// main
module main(clk, rst, mem_rdata, mem_addr, mem_wdata, mem_we);
	input clk, rst;
	input [15:0] mem_rdata;       
	output [7:0] mem_addr;
	output [7:0] mem_wdata;
	output mem_we;
	wire PCWrite, IRWrite, S, AdrSrc, MemWrite, RegSrc1, ExtenderShift, RegWrite;
	wire [1:0] RegSrc0, ALUSrcA, ALUSrcB, ResultSrc, ImmSrc;
	wire [3:0] ALUControl;
	wire [3:0] FLAGS;
	wire [15:0] Instr;
	wire [2:0] IMM_VAL_7;
	wire [7:0] IMM_VAL_1;
	assign ImmSrc = Instr[15:14];
	assign IMM_VAL_7 = 7;
	assign IMM_VAL_1 = 1;
	assign mem_we = MemWrite;
	controller CTRL(
		.clk(clk),
		.rst(rst),
		.FLAGS(FLAGS),
		.Instr(Instr),
		.PCWrite(PCWrite),
		.IRWrite(IRWrite),
		.S(S),
		.AdrSrc(AdrSrc),
		.MemWrite(MemWrite),
		.RegSrc1(RegSrc1),
		.ExtenderShift(ExtenderShift),
		.RegWrite(RegWrite),
		.RegSrc0(RegSrc0),
		.ALUSrcA(ALUSrcA),
		.ALUSrcB(ALUSrcB),
		.ResultSrc(ResultSrc),
		.ALUControl(ALUControl)
	);
	datapath DUT(
		AdrSrc,
		PCWrite,
		MemWrite,
		IRWrite,
		RegSrc1,
		ExtenderShift,
		RegWrite,
		clk,
		rst,
		S,
		ALUControl,
		ALUSrcA,
		ALUSrcB,
		IMM_VAL_1,
		IMM_VAL_7,
		ImmSrc,
		RegSrc0,
		ResultSrc,
		mem_rdata,
		FLAGS,
		Instr,
		mem_addr,
		mem_wdata
	);
endmodule
For scale: ~1500 cells after synthesis, about 140 flip-flops, roughly 35 I/O pins, roughly 9300 um2 of cells after synthesis.
clock: 5.5 ns
lec_check: 0
abc_area: 1
cap_margin: 30
cell_pad_in_sites_detail_placement: 2
core_aspect_ratio: 1.19
core_margin: 4
core_utilization: 40
cts_cluster_diameter: 255
cts_cluster_size: 27
gpl_routability_driven: 1
gpl_timing_driven: 0
hold_slack_margin: 0.28
setup_slack_margin: 1.48
slew_margin: 0
run.sh (not shown) runs the stock make flow with config.mk's settings and CLKGATE_MAP_FILE=.
The first run stopped in 4_1_cts.
==> next run, changes <==
- ABC_AREA: 1 -> unset
- CAP_MARGIN: 30 -> 20
- CELL_PAD_IN_SITES_DETAIL_PLACEMENT: 2 -> unset
- CORE_ASPECT_RATIO: 1.19 -> unset
- CORE_MARGIN: 4 -> 2
- CTS_CLUSTER_DIAMETER: 255 -> 316
- CTS_CLUSTER_SIZE: 27 -> 98
- GPL_ROUTABILITY_DRIVEN: 1 -> unset
- GPL_TIMING_DRIVEN: 0 -> unset
- HOLD_SLACK_MARGIN: 0.28 -> unset
- PLACE_DENSITY: unset -> 0.38
- SETUP_SLACK_MARGIN: 1.48 -> unset
- SLEW_MARGIN: 0 -> 20
Now the flow passed the timing, design-rule and antenna checks.
Synthesized cell count shrinks by 20%.
Area after synthesis went up by 1.3%.
Die size drops by 3.7%.


run A:
Starting RTL as in the previous note.
make LEC_CHECK=0 ABC_AREA=0 CAP_MARGIN=20 CORE_ASPECT_RATIO=1.97 CORE_MARGIN=2 CORE_UTILIZATION=46 CTS_CLUSTER_DIAMETER=316 CTS_CLUSTER_SIZE=98 PLACE_DENSITY=0.38 SLEW_MARGIN=20 TNS_END_PERCENT=10 finish   # period 5.5 ns
Run A closes out successfully: all stages finished, all timing, DRC and antenna checks passed.
Here is what was changed in the inputs of run B compared with run A.
==> flow/config.mk <==
export PLATFORM = sky130hd
export DESIGN_NAME = main
export DESIGN_NICKNAME = main
export VERILOG_FILES = /design/flow/design.v
export SDC_FILE = /design/flow/constraint.sdc
export NUM_CORES = 4
export LEC_CHECK = 0
export CAP_MARGIN = 20
export CORE_MARGIN = 2
export CORE_UTILIZATION = 58
export SLEW_MARGIN = 20
==> flow/constraint.sdc <==
create_clock -name core_clock -period 2.89 [get_ports {clk}]
set_input_delay 0.5780 -clock core_clock [delete_from_list [all_inputs] [get_ports {clk}]]
set_output_delay 0.5780 -clock core_clock [all_outputs]
set_load 0.01 [all_outputs]
## What came out
Layout checks on run B: not met. Flow itself completed; violations: negative setup slack. Changes observed in run B relative to run A: die span in x has increased, relative slew slack has increased, power has increased, leakage dissipation has increased, number of signal-net buffers in the layout has increased. Run A has lower area growth from synthesis to final layout than run B.
[inputs] run C vs run B
diff --git a/flow/config.mk b/flow/config.mk
--- a/flow/config.mk
+++ b/flow/config.mk
@@ -10 +10,2 @@
-export CORE_UTILIZATION = 58
+export CORE_UTILIZATION = 64
+export SETUP_SLACK_MARGIN = -0.27
==> flow/constraint.sdc <==
create_clock -name core_clock -period 3.76 [get_ports {clk}]
set_input_delay 0.7520 -clock core_clock [delete_from_list [all_inputs] [get_ports {clk}]]
set_output_delay 0.7520 -clock core_clock [all_outputs]
set_load 0.01 [all_outputs]
--- outcome ---
Run C failed in global routing with GRT-0232.
The higher global placer's final weighted congestion of run B and run C is in run C.
Comparing total core area for run B and run C, the smaller number came from run C.
Changes observed in run C relative to run B: number of instances in the placed design down about 3.7%, simple-gate share of the synthesized area flat, die width decreased 4.7%, chip area saw a decrease, placement row count now sits lower.
Changes in run D relative to run C:
diff --git a/flow/config.mk b/flow/config.mk
--- a/flow/config.mk
+++ b/flow/config.mk
@@ -10,2 +10 @@
-export CORE_UTILIZATION = 64
-export SETUP_SLACK_MARGIN = -0.27
+export CORE_UTILIZATION = 40
==> flow/constraint.sdc <==
create_clock -name core_clock -period 5.5 [get_ports {clk}]
set_input_delay 1.1000 -clock core_clock [delete_from_list [all_inputs] [get_ports {clk}]]
set_output_delay 1.1000 -clock core_clock [all_outputs]
set_load 0.01 [all_outputs]
[summary]
The buffers inserted during post-CTS setup optimization number comes out lower for run D vs run C. Re total cell area reported by yosys after synthesis: no difference whatsoever between run C and run D. The multiplexer fraction of the synthesized cell area on run C is in line with that on run D. Cell row count on run D is up relative to run C. Summary of run D over run C: chip height picked up an extra about 26%, chip area grew by 9100 um2. Run D — share of the core filled by cells before placement 25 points lower, run C as reference. Having completed the whole flow, run D delivered a layout that passed the timing, design-rule and antenna checks. Between run D and run C, the cell count after placement is higher for run D. Between run D and run C, the difference in number of instances in the synthesized netlist is negligible.
Power figures rest on the tool's default switching activity, not on a simulated workload.
